== xenon ==
Design brain_m, start of the top module:
module brain_m(clk, rst, distance, mode, start, E, color, OE, shape);
For scale: ~11000 cells after synthesis, roughly 2600 flip-flops, roughly 19 I/O pins.
clock: 10.0 ns
lec_check: 0
abc_area: 0
cap_margin: 20
cell_pad_in_sites_detail_placement: 1
core_aspect_ratio: 0.83
core_margin: 8
core_utilization: 64
cts_cluster_diameter: 288
gpl_timing_driven: 0
hold_slack_margin: 0.01
place_density: 0.84
setup_slack_margin: 2.14
slew_margin: 5
tns_end_percent: 15
run.sh (not shown) runs the stock make flow with config.mk's settings and CLKGATE_MAP_FILE=.
For xenon, the flow was terminated by a tool error in global routing and produced no final design.
Inputs modified between xenon and fjord:
==> flow/config.mk <==
export PLATFORM = sky130hd
export DESIGN_NAME = brain_m
export DESIGN_NICKNAME = brain_m
export VERILOG_FILES = /design/flow/design.v
export SDC_FILE = /design/flow/constraint.sdc
export NUM_CORES = 4
export LEC_CHECK = 0
export CAP_MARGIN = 20
export CORE_MARGIN = 2
export CORE_UTILIZATION = 58
export PLACE_DENSITY = 0.6
export SLEW_MARGIN = 20
==> flow/constraint.sdc <==
create_clock -name core_clock -period 4.05 [get_ports {clk}]
set_input_delay 0.8100 -clock core_clock [delete_from_list [all_inputs] [get_ports {clk}]]
set_output_delay 0.8100 -clock core_clock [all_outputs]
set_load 0.01 [all_outputs]
--- outcome ---
fjord: all stages complete, timing, DRC and antenna checks passed. Between xenon and fjord, the flow reports horizontal die dimension decreasing by a few percent. Relative to xenon, fjord improves HPWL after detailed placement. Vertical die size on fjord is up relative to xenon.
Input changes introduced in raven (baseline for comparison: fjord):
-- flow/config.mk --
<<< fjord, line 8
export CAP_MARGIN = 20
export CORE_MARGIN = 2
export CORE_UTILIZATION = 58
export PLACE_DENSITY = 0.6
export SLEW_MARGIN = 20
>>> raven, line 8
export CAP_MARGIN = 20
export CORE_MARGIN = 2
export CORE_UTILIZATION = 72
export SETUP_SLACK_MARGIN = -0.24
export SLEW_MARGIN = 20
==> flow/constraint.sdc <==
create_clock -name core_clock -period 3.7 [get_ports {clk}]
set_input_delay 0.7400 -clock core_clock [delete_from_list [all_inputs] [get_ports {clk}]]
set_output_delay 0.7400 -clock core_clock [all_outputs]
set_load 0.01 [all_outputs]
## What came out
- The global routing met2 resource utilization reported for raven is greater than that of fjord by 13 points.
- There was hardly any difference in post-synthesis sequential element count between raven and fjord.
- Clock power was higher in raven than in fjord.
- For raven, the worst setup path endpoint was shape[2], unlike fjord, where it was shape[1].
- Looking at worst-case hold slack, raven sits above fjord.
- Against fjord, die area in raven fell by more than 10%.
- fjord and raven ended up with roughly the same sequential share of layout area.
- The combinational fraction of design power of raven exceeds that of fjord by 0.3 points.
- Although raven finished all stages, its layout failed final checks on setup timing.
- Cell count along the critical path, fjord and raven, higher one = fjord.
- Lower row count among fjord and raven: raven
- Total power draw (raven vs. fjord) increases by a little under 10%
- On number of clock buffer instances in the layout: raven sits below fjord.
Edits applied to the flow inputs when going from raven to lagoon:
-- flow/config.mk --
<<< raven, line 8
export CAP_MARGIN = 20
export CORE_MARGIN = 2
export CORE_UTILIZATION = 72
export SETUP_SLACK_MARGIN = -0.24
export SLEW_MARGIN = 20
>>> lagoon, line 8
export CAP_MARGIN = 20
export CORE_MARGIN = 2
export CORE_UTILIZATION = 64
export SLEW_MARGIN = 20
==> flow/constraint.sdc <==
create_clock -name core_clock -period 4.84 [get_ports {clk}]
set_input_delay 0.9680 -clock core_clock [delete_from_list [all_inputs] [get_ports {clk}]]
set_output_delay 0.9680 -clock core_clock [all_outputs]
set_load 0.01 [all_outputs]
Findings:
- On lagoon: utilization is 10 points lower than what raven gave.
- NOTE: violation count after the first detailed-routing iteration in lagoon falls short of that of raven
- Ratio of final minimum period to clock period: raven and lagoon compared, higher one is raven
- For the sum of routed wire length over all layers, lagoon came in about 6% lower than raven did.
- No stage failed in lagoon, and the final checks on the layout all came back clean.
#### Input delta (juniper over lagoon)
-- flow/config.mk --
<<< lagoon, line 8
export CAP_MARGIN = 20
export CORE_MARGIN = 2
export CORE_UTILIZATION = 64
export SLEW_MARGIN = 20
>>> juniper, line 8
export CAP_MARGIN = 20
export CORE_MARGIN = 2
export CORE_UTILIZATION = 40
export PLACE_DENSITY = 0.6
export SETUP_SLACK_MARGIN = 1.66
export SLEW_MARGIN = 20
==> flow/constraint.sdc <==
create_clock -name core_clock -period 6.6 [get_ports {clk}]
set_input_delay 1.3200 -clock core_clock [delete_from_list [all_inputs] [get_ports {clk}]]
set_output_delay 1.3200 -clock core_clock [all_outputs]
set_load 0.01 [all_outputs]
Findings:
Looking at wire length of the first global-routing pass, juniper sits 11000 µm above lagoon.
The minimum setup slack in the final design of juniper is higher than that of lagoon.
| logic share of the area | juniper vs lagoon | 0.52 points lower |
juniper against lagoon: finished layout cell area grew by about 1.4%, maximum vdd ir drop down 140 µV.
juniper vs. lagoon: part of the power in the clock network up 0.9 points, area occupied by multi-input gates held steady, fraction of met2 tracks used by global routing -19 points.
Taking lagoon as the reference, in juniper detailed-route wire length increased by 2.4% relative to the old numbers; logic depth of the worst setup path including buffers rose 1.
lagoon and juniper ended up with nearly the same storage element area.
Input-level comparison between willow and juniper:
-- flow/config.mk --
<<< juniper, line 10
export CORE_UTILIZATION = 40
export PLACE_DENSITY = 0.6
export SETUP_SLACK_MARGIN = 1.66
export SLEW_MARGIN = 20
>>> willow, line 10
export CORE_UTILIZATION = 40
export PLACE_DENSITY = 0.6
export SLEW_MARGIN = 20
==> flow/constraint.sdc <==
create_clock -name core_clock -period 10.0 [get_ports {clk}]
set_input_delay 2.0000 -clock core_clock [delete_from_list [all_inputs] [get_ports {clk}]]
set_output_delay 2.0000 -clock core_clock [all_outputs]
set_load 0.01 [all_outputs]
--- outcome ---
- Of willow and juniper, it is willow that has the higher detailed-routing iteration count for the pre-antenna-repair pass.
- ~same via count in juniper and willow
- Logic gate share of total power: willow vs juniper — no meaningful difference
- Diff willow..juniper | combinational share of cell area | negligible
- Against juniper, final wirelength in willow came out better.
- willow ends up with higher worst setup margin than juniper does.

========
brain_m again, from the RTL that the note above started with.
export LEC_CHECK = 0
export CAP_MARGIN = 40
export CELL_PAD_IN_SITES_DETAIL_PLACEMENT = 1
export CORE_MARGIN = 2
export CORE_UTILIZATION = 47
export CTS_CLUSTER_DIAMETER = 393
export GPL_ROUTABILITY_DRIVEN = 1
export MIN_ROUTING_LAYER = met1
export PLACE_DENSITY = 0.41
export SLEW_MARGIN = 20
create_clock -name core_clock -period 8.91 [get_ports {clk}]
Then changed:
Settings changed: CAP_MARGIN 40 to 20, CELL_PAD_IN_SITES_DETAIL_PLACEMENT 1 to not set, CORE_UTILIZATION 47 to 63, CTS_CLUSTER_DIAMETER 393 to not set, GPL_ROUTABILITY_DRIVEN 1 to not set, MIN_ROUTING_LAYER met1 to not set, PLACE_DENSITY 0.41 to not set.
Clock period 8.91 ns to 4.58 ns, I/O delays scaled along.
What happened:
- The changed run produced a layout that fails on antenna violations
- via count barely changes
- total power climbs by 89%
- setup slack gets worse by 2500 ps
- die size drops by 25%
- sequential power climbs by 94%
Then changed:
Settings changed: CORE_UTILIZATION 63 to 40, PLACE_DENSITY set to 0.6.
Clock period 4.58 ns to 9.74 ns, I/O delays scaled along.
What happened: The new run completed without violations. Synthesized area is unchanged. Setup slack improves by 3200 ps. Wire length rose by 1.0%. Critical path depth goes down by 1. Sequential power decreases by 53%.

========
brain_m again, from the RTL that the note above started with.
Settings: LEC_CHECK=0, CAP_MARGIN=20, CELL_PAD_IN_SITES_GLOBAL_PLACEMENT=0, CORE_MARGIN=2, CORE_UTILIZATION=72, CTS_CLUSTER_DIAMETER=390, HOLD_SLACK_MARGIN=0.28, PLACE_DENSITY_LB_ADDON=0.0, SETUP_SLACK_MARGIN=1.3, SLEW_MARGIN=25; clock period 4.78 ns.
Rerun with:
Settings changed: CELL_PAD_IN_SITES_GLOBAL_PLACEMENT 0 to default, CORE_UTILIZATION 72 to 70, CTS_CLUSTER_DIAMETER 390 to default, HOLD_SLACK_MARGIN 0.28 to default, SETUP_SLACK_MARGIN 1.3 to 1.38, SLEW_MARGIN 25 to 20.
Clock period 4.78 ns to 5.59 ns, I/O delays scaled along.
=> The new run finished clean. Non-clock buffer count fell by 33. Sequential power fell by 15%. First-iteration DRC count fell by 1.1%. Power fell by 15%.
Rerun with:
Settings changed: CORE_UTILIZATION 70 to 72, PLACE_DENSITY_LB_ADDON 0.0 to 0.01, SETUP_SLACK_MARGIN 1.38 to default.
Clock period 5.59 ns to 4.02 ns, I/O delays scaled along.
This time the run ran to the end with violations: negative setup slack.
Worst hold slack loses 0.12 ns.
Non-clock buffer count rises by 96.
Total power rises by well over a third.
Sequential power rises by well over a third.
Final cell count is about the same.
Rerun with:
Settings changed: CORE_UTILIZATION 72 to 34, PLACE_DENSITY from default to 0.6, PLACE_DENSITY_LB_ADDON 0.01 to default.
Clock period 4.02 ns to 6.6 ns, I/O delays scaled along.
The new run completed with no timing, DRC or antenna violations.
Worst hold slack gets better by 0.077 ns.
Core utilization is lower by 42 points.
Die area rose by well over a third.
Via count shrinks by a few percent.
Global-route usage decreases by 21 points.
Sequential share of layout area fell by 0.75 points.
Non-clock buffer count drops by 177.
Power is estimated from default activity; no workload was simulated.
